==> run B <==
// alu_top
module alu_top (
    input             clk,
    input      [31:0] A,
    input      [31:0] B,
    input      [3:0]  ALU_Sel,
    output reg [31:0] ALU_Out,
    output reg        Carryout,
    output reg        Overflow
);
Settings: LEC_CHECK=0, CAP_MARGIN=15, CELL_PAD_IN_SITES_DETAIL_PLACEMENT=2, CORE_ASPECT_RATIO=1.03, CORE_MARGIN=2, CORE_UTILIZATION=33, GPL_ROUTABILITY_DRIVEN=1, GPL_TIMING_DRIVEN=1, HOLD_SLACK_MARGIN=0.01, MAX_ROUTING_LAYER=met5, MIN_ROUTING_LAYER=met1, PLACE_DENSITY=0.55, SETUP_SLACK_MARGIN=1.31, SLEW_MARGIN=20, TNS_END_PERCENT=50; clock period 10.2 ns.
run.sh (not shown) runs the stock make flow with config.mk's settings and CLKGATE_MAP_FILE=.
==> run X (differences from run B) <==
==> flow/config.mk (replaced) <==
export PLATFORM = sky130hd
export DESIGN_NAME = alu_top
export DESIGN_NICKNAME = alu_top
export VERILOG_FILES = /design/flow/design.v
export SDC_FILE = /design/flow/constraint.sdc
export NUM_CORES = 4
export LEC_CHECK = 0
export CAP_MARGIN = 20
export CORE_MARGIN = 2
export CORE_UTILIZATION = 40
export GPL_ROUTABILITY_DRIVEN = 0
export MAX_ROUTING_LAYER = met4
export SLEW_MARGIN = 20
==> flow/constraint.sdc (replaced) <==
create_clock -name core_clock -period 9.0 [get_ports {clk}]
set_input_delay 1.8000 -clock core_clock [delete_from_list [all_inputs] [get_ports {clk}]]
set_output_delay 1.8000 -clock core_clock [all_outputs]
set_load 0.01 [all_outputs]
==> run K (differences from run B) <==
==> flow/config.mk (replaced) <==
export PLATFORM = sky130hd
export DESIGN_NAME = alu_top
export DESIGN_NICKNAME = alu_top
export VERILOG_FILES = /design/flow/design.v
export SDC_FILE = /design/flow/constraint.sdc
export NUM_CORES = 4
export LEC_CHECK = 0
export CAP_MARGIN = 15
export CELL_PAD_IN_SITES_DETAIL_PLACEMENT = 2
export CORE_ASPECT_RATIO = 1.03
export CORE_MARGIN = 2
export CORE_UTILIZATION = 55
export GPL_ROUTABILITY_DRIVEN = 0
export MIN_ROUTING_LAYER = met1
export PLACE_DENSITY_LB_ADDON = 0.2
export SLEW_MARGIN = 20
export TNS_END_PERCENT = 50
==> ci_impl_report.md <==
## PnR job results

| Metric | Value |
|---|---|
| Outcome | `timing/DRC/antenna clean` |
| GRT Util Overall | `0.2585` |
| Area Overhead vs Synth | `7.556%` |
| Hold Crit Depth | `2` |
| Critical hold path startpoint | `sel_q[0]` |
| GR Util met3 | `0.03243` |
| Number of global-route vias before repair | `37831` |
| Highest metal used | `met5` |
| Chip height | `349.8 um` |
| Design Area, Final | `41190 sq um` |
| CTS H-tree depth | `3` |
| Post-detailed-route count of antenna-violating nets | `0` |
| Final critical-path share of the clock period | `0.8510` |
| Log Warnings | `27` |
| Insertion Delay late pin | `0.46 ns` |
| Fillers | `12716` |
-- figures above: run B

==> ci_impl_report.md <==
## Implementation flow summary

| Metric | Value |
|---|---|
| Async SR Flop Fraction | `0` |
| Top cells, area | `fa_1 (47%), ha_1 (9.7%), and2_1 (9.5%)` |
| Port bufs | `100` |
| Syn_area_per_cell | `around 9.0 sq um` |
| Ys cells | `4257` |
| Chip height | `271.8 um` |
| Chip Area | `71760 sq um` |
| Yosys Warn Count | `2` |
| Log Error | `[ERROR DPL-0033] detailed placement checks failed during check placement.` |
| Outcome | `aborted with a tool error` |
| Fp util | `0.5538` |
| EDFF count, synth | `0` |
| Exit stage | `detailed placement` |
| Synth flops | `~100` |
| CORE AREA | `69160 sq um` |
| Largest logic family | `adder cells` |
| Register share after synthesis | `0.05227` |
| Ports | `103` |
| Synth Instances | `4257` |
-- figures above: run K

==> ci_impl_report.md <==
## PnR job results

| Metric | Value |
|---|---|
| Final critical-path share of the clock period | `0.9545` |
| Log Warnings | `27` |
| Highest metal used | `met4` |
| Number of global-route vias before repair | `30794` |
| Insertion Delay late pin | `0.42 ns` |
| Multi-input gates | `2996` |
| Hold Crit Depth | `2` |
| CTS H-tree depth | `3` |
| Chip height | `between 300 and 400 um` |
| GR Util met3 | `0.03028` |
| Post-detailed-route count of antenna-violating nets | `0` |
| Outcome | `timing/DRC/antenna clean` |
| Critical hold path startpoint | `sel_q[2]` |
| GRT Util Overall | `0.2375` |
| Fillers | `9443` |
-- figures above: run X


* * *

==> build 31 <==
alu_top again, from the RTL that the note above started with.
Design alu_top, start of the top module:
module alu_top (
    input             clk,
    input      [31:0] A,
    input      [31:0] B,
    input      [3:0]  ALU_Sel,
    output reg [31:0] ALU_Out,
    output reg        Carryout,
    output reg        Overflow
);
clock: 6.73 ns
lec_check: 0
cap_margin: 20
core_margin: 2
core_utilization: 72
cts_cluster_size: 50
hold_slack_margin: -0.08
place_density: 0.64
setup_slack_margin: -0.15
slew_margin: 20
==> trial 40 (differences from build 31) <==
- CORE_UTILIZATION: 72 -> 40
- CTS_CLUSTER_SIZE: 50 -> default
- HOLD_SLACK_MARGIN: -0.08 -> default
- PLACE_DENSITY: 0.64 -> default
- SETUP_SLACK_MARGIN: -0.15 -> 1.26
==> flow/constraint.sdc (replaced) <==
create_clock -name core_clock -period 8.62 [get_ports {clk}]
set_input_delay 1.7240 -clock core_clock [delete_from_list [all_inputs] [get_ports {clk}]]
set_output_delay 1.7240 -clock core_clock [all_outputs]
set_load 0.01 [all_outputs]
==> trial 17 (differences from build 31) <==
- CORE_UTILIZATION: 72 -> 33
- CTS_CLUSTER_SIZE: 50 -> default
- HOLD_SLACK_MARGIN: -0.08 -> default
- PLACE_DENSITY: 0.64 -> default
- SETUP_SLACK_MARGIN: -0.15 -> default
==> flow/constraint.sdc (replaced) <==
create_clock -name core_clock -period 8.62 [get_ports {clk}]
set_input_delay 1.7240 -clock core_clock [delete_from_list [all_inputs] [get_ports {clk}]]
set_output_delay 1.7240 -clock core_clock [all_outputs]
set_load 0.01 [all_outputs]
==> impl_metrics.xml <==
<?xml version="1.0" encoding="UTF-8"?>
<metrics>
  <group name="clock_network">
    <metric name="clk_latency" unit="ns">0.42</metric>
  </group>
  <group name="final_timing">
    <metric name="period_minus_slack" unit="ns">7.60</metric>
  </group>
  <group name="setup_path">
    <metric name="timing.critical_path.slowest_cell_delay" unit="ns">0.55</metric>
  </group>
  <group name="placed_design">
    <metric name="dp.final_hpwl" unit="mm">92.1</metric>
    <metric name="gp_routability_congestion" unit="">0.926</metric>
  </group>
  <group name="floorplan">
    <metric name="die_height" unit="um">313</metric>
    <metric name="placementRows" unit="">113</metric>
  </group>
  <group name="run_status">
    <metric name="run_status" unit="">timing/DRC/antenna clean</metric>
  </group>
</metrics>
[end of results for trial 40]
==> impl_metrics.xml <==
<?xml version="1.0" encoding="UTF-8"?>
<metrics>
  <group name="run_status">
    <metric name="run_status" unit="">finished with violations</metric>
    <metric name="checkFailReasons" unit="">negative setup slack</metric>
  </group>
  <group name="floorplan">
    <metric name="placementRows" unit="">84</metric>
  </group>
  <group name="final_timing">
    <metric name="period_minus_slack" unit="ns">7.56</metric>
    <metric name="layout_setup_ws" unit="ns">-0.826</metric>
    <metric name="setup_viol_count_final" unit="">32</metric>
  </group>
  <group name="clock_network">
    <metric name="clk_latency" unit="ns">0.42</metric>
  </group>
  <group name="placed_design">
    <metric name="dp.final_hpwl" unit="mm">98.3</metric>
    <metric name="gp_routability_congestion" unit="">0.979</metric>
  </group>
  <group name="setup_path">
    <metric name="timing.critical_path.slowest_cell_delay" unit="ns">0.72</metric>
  </group>
</metrics>
[end of results for build 31]
==> impl_metrics.xml <==
<?xml version="1.0" encoding="UTF-8"?>
<metrics>
  <group name="final_layout">
    <metric name="final_net_count" unit="">5501</metric>
    <metric name="non_clock_buffer_area_share" unit="">0.0487</metric>
  </group>
  <group name="route">
    <metric name="drt_first_iter_violations" unit="">1939</metric>
    <metric name="wl_met2" unit="mm">50.8</metric>
  </group>
  <group name="placed_design">
    <metric name="gp_routability_congestion" unit="">0.920</metric>
    <metric name="dp.final_hpwl" unit="mm">92.7</metric>
  </group>
  <group name="clock_network">
    <metric name="clk_latency" unit="ns">0.43</metric>
  </group>
  <group name="logic_synthesis">
    <metric name="synth-edff-count" unit="">0</metric>
  </group>
  <group name="floorplan">
    <metric name="die_height" unit="um">345</metric>
  </group>
  <group name="final_timing">
    <metric name="normalized_max_slew_margin" unit="">0.259</metric>
  </group>
  <group name="run_status">
    <metric name="run_status" unit="">timing/DRC/antenna clean</metric>
  </group>
  <group name="setup_path">
    <metric name="timing.critical_path.slowest_cell_delay" unit="ns">0.83</metric>
  </group>
</metrics>
[end of results for trial 17]
